Design fp32mult, start of the top module:
module fp32mult (
    input  wire [31:0] x1,
    input  wire [31:0] x2,
    input  wire        en,
    input  wire        rst,
    input  wire        clk,
    output wire [31:0] y,
    output wire        ready
);
    wire [31:0] x1_reg;
    wire [31:0] x2_reg;
    fullreg #(32) reg_x1 (.clk(clk), .rst(rst), .clr(1'b0), .en(en), .d(x1), .q(x1_reg));
    fullreg #(32) reg_x2 (.clk(clk), .rst(rst), .clr(1'b0), .en(en), .d(x2), .q(x2_reg));
    wire sign1 = x1_reg[31];
    wire sign2 = x2_reg[31];
    wire [7:0] exp1 = x1_reg[30:23];
    wire [7:0] exp2 = x2_reg[30:23];
    wire [23:0] mant1 = {1'b1, x1_reg[22:0]};  
    wire [23:0] mant2 = {1'b1, x2_reg[22:0]};
    wire sign_result = sign1 ^ sign2;
    wire [7:0] exp_sum;
      wire en_d1;
    wire en_d2;
    exp_adder_bias exp_add_inst (
        .exp1(exp1),
        .exp2(exp2),
        .exp_out(exp_sum)
    );
    wire [47:0] mant_product;
    mult24 mult_inst (
        .a(mant1),
        .b(mant2),
        .p(mant_product)
    );
    wire [7:0] exp_norm;
    exp_normalizer exp_norm_inst (
        .msb_mult(mant_product[47]),
        .exp_in(exp_sum),
        .exp_out(exp_norm)
    );
    wire [23:0] mant_norm;
    mantissa_normalizer mant_norm_inst (
        .mult_out(mant_product),
        .mant_out(mant_norm)
    );
    wire [31:0] result_comb;
    assign result_comb = {sign_result, exp_norm, mant_norm[22:0]};
    fullreg #(32) reg_out (
        .clk(clk),
        .rst(rst),
        .clr(1'b0),
        .en(en_d1),
        .d(result_comb),
        .q(y)
    );
    fullreg #(1) reg_en_stage1 (
        .clk(clk),
        .rst(rst),
        .clr(1'b0),
        .en(1'b1),
        .d(en),
        .q(en_d1)
    );
    fullreg #(1) reg_en_stage2 (
        .clk(clk),
        .rst(rst),
        .clr(1'b0),
        .en(1'b1),
        .d(en_d1),
        .q(en_d2)
    );
    assign ready = en_d2;
endmodule
==> flow/config.mk <==
export PLATFORM = sky130hd
export DESIGN_NAME = fp32mult
export DESIGN_NICKNAME = fp32mult
export VERILOG_FILES = /design/flow/design.v
export SDC_FILE = /design/flow/constraint.sdc
export NUM_CORES = 4
export LEC_CHECK = 0
export CAP_MARGIN = 40
export CORE_MARGIN = 2
export CORE_UTILIZATION = 72
export CTS_CLUSTER_SIZE = 10
export PLACE_DENSITY_LB_ADDON = 0.0
export SETUP_SLACK_MARGIN = 0.87
export SLEW_MARGIN = 20
export TNS_END_PERCENT = 5
==> flow/constraint.sdc <==
create_clock -name core_clock -period 5.56 [get_ports {clk}]
set_input_delay 1.1120 -clock core_clock [delete_from_list [all_inputs] [get_ports {clk}]]
set_output_delay 1.1120 -clock core_clock [all_outputs]
set_load 0.01 [all_outputs]
run.sh (not shown) runs the stock make flow with config.mk's settings and CLKGATE_MAP_FILE=.
The first run ran to the end with violations: negative setup slack.
Then changed:
CAP_MARGIN = 20   (was 40)
CTS_CLUSTER_DIAMETER = 374   (was unset)
CTS_CLUSTER_SIZE = 99   (was 10)
PLACE_DENSITY = 0.36   (was unset)
PLACE_DENSITY_LB_ADDON = unset   (was 0.0)
SETUP_SLACK_MARGIN = unset   (was 0.87)
The changed run produced a layout that fails on negative setup slack.
Core utilization barely changes.
Sequential cell count stays the same.
Sequential share of layout area barely changes.
Area after synthesis is unchanged.
Non-clock buffer count went up by 1.
Routed wire length went down by 1.3%.
Then changed:
CORE_UTILIZATION = 50   (was 72)
CTS_CLUSTER_DIAMETER = unset   (was 374)
CTS_CLUSTER_SIZE = unset   (was 99)
PLACE_DENSITY = unset   (was 0.36)
TNS_END_PERCENT = unset   (was 5)
clock period = 8.69 ns   (was 5.56 ns; I/O delays follow)
Effect: The new run completed with no timing, DRC or antenna violations; fmax goes down by 14%; global-route usage came out lower by 15 points; worst setup slack gets better by 1.9 ns; critical path depth is higher by 1; cell count drops by 1.1%; synthesized area is unchanged; sequential share of layout area rose by 0.79 points; first-iteration DRC count came out lower by 42%; wire length decreases by about 6.4%; via count decreases by about 11%.
Then changed:
CORE_UTILIZATION = 63   (was 50)
CTS_CLUSTER_DIAMETER = 200   (was unset)
CTS_CLUSTER_SIZE = 100   (was unset)
clock period = 10.0 ns   (was 8.69 ns; I/O delays follow)
=>
- routed wire length went down by a few percent
- synthesized area is unchanged
- final cell count fell by a few percent
- setup slack gets better by 1.1 ns
- cell area fell slightly

---

fp32mult again, from the RTL that the note above started with.
Settings: LEC_CHECK=0, CAP_MARGIN=20, CORE_ASPECT_RATIO=0.92, CORE_MARGIN=2, CORE_UTILIZATION=72, CTS_CLUSTER_SIZE=82, PLACE_DENSITY_LB_ADDON=0.08, SETUP_SLACK_MARGIN=1.96, SLEW_MARGIN=20; clock period 6.81 ns.
The first run finished with setup timing left.
Edit:
--- a/flow/config.mk
+++ b/flow/config.mk
@@ -7,9 +7,6 @@
 export LEC_CHECK = 0
 export CAP_MARGIN = 20
-export CORE_ASPECT_RATIO = 0.92
 export CORE_MARGIN = 2
 export CORE_UTILIZATION = 72
-export CTS_CLUSTER_SIZE = 82
 export PLACE_DENSITY_LB_ADDON = 0.08
-export SETUP_SLACK_MARGIN = 1.96
 export SLEW_MARGIN = 20
==> flow/constraint.sdc (replaced) <==
create_clock -name core_clock -period 7.14 [get_ports {clk}]
set_input_delay 1.4280 -clock core_clock [delete_from_list [all_inputs] [get_ports {clk}]]
set_output_delay 1.4280 -clock core_clock [all_outputs]
set_load 0.01 [all_outputs]
Outcome: The new run finished but failed the layout checks on setup timing; via count drops by roughly a tenth; cell area drops by a few percent; non-clock buffer count drops by 98; register-to-register slack improves by 710 ps; utilization drops by 4.2 points; worst hold slack barely changes; wire length drops by about a fifth.
Edit:
--- a/flow/config.mk
+++ b/flow/config.mk
@@ -9,4 +9,5 @@
 export CORE_MARGIN = 2
 export CORE_UTILIZATION = 72
+export CTS_CLUSTER_SIZE = 33
 export PLACE_DENSITY_LB_ADDON = 0.08
 export SLEW_MARGIN = 20
==> flow/constraint.sdc (replaced) <==
create_clock -name core_clock -period 6.81 [get_ports {clk}]
set_input_delay 1.3620 -clock core_clock [delete_from_list [all_inputs] [get_ports {clk}]]
set_output_delay 1.3620 -clock core_clock [all_outputs]
set_load 0.01 [all_outputs]
Effect:
- The changed run produced a layout that fails on setup timing
- cell area increases by 3.8%
- count of clock-buffer cells in the layout stays the same
- worst hold slack hardly moves
- clock skew increases by 14 ps
Edit:
--- a/flow/config.mk
+++ b/flow/config.mk
@@ -9,5 +9,7 @@
 export CORE_MARGIN = 2
 export CORE_UTILIZATION = 72
-export CTS_CLUSTER_SIZE = 33
-export PLACE_DENSITY_LB_ADDON = 0.08
+export CTS_CLUSTER_DIAMETER = 144
+export CTS_CLUSTER_SIZE = 82
+export PLACE_DENSITY = 0.35
+export SETUP_SLACK_MARGIN = -0.33
 export SLEW_MARGIN = 20
After rerunning: The new run completed and failed the layout checks on setup timing. Utilization drops by 1.4 points. Fmax decreases by 0.80%. Global-route usage came out lower by 3.6 points. Final cell count drops by 0.60%.
Edit:
--- a/flow/config.mk
+++ b/flow/config.mk
@@ -8,8 +8,4 @@
 export CAP_MARGIN = 20
 export CORE_MARGIN = 2
-export CORE_UTILIZATION = 72
-export CTS_CLUSTER_DIAMETER = 144
-export CTS_CLUSTER_SIZE = 82
-export PLACE_DENSITY = 0.35
-export SETUP_SLACK_MARGIN = -0.33
+export CORE_UTILIZATION = 65
 export SLEW_MARGIN = 20
==> flow/constraint.sdc (replaced) <==
create_clock -name core_clock -period 6.78 [get_ports {clk}]
set_input_delay 1.3560 -clock core_clock [delete_from_list [all_inputs] [get_ports {clk}]]
set_output_delay 1.3560 -clock core_clock [all_outputs]
set_load 0.01 [all_outputs]
What happened: The changed run completed, yet does not pass: setup timing; setup slack gets better by 260 ps; routed wire length went down by a few percent; via count went down by a few percent; global-route usage went down by 3.1 points; utilization went down by 7.9 points; maximum frequency went up by a few percent.
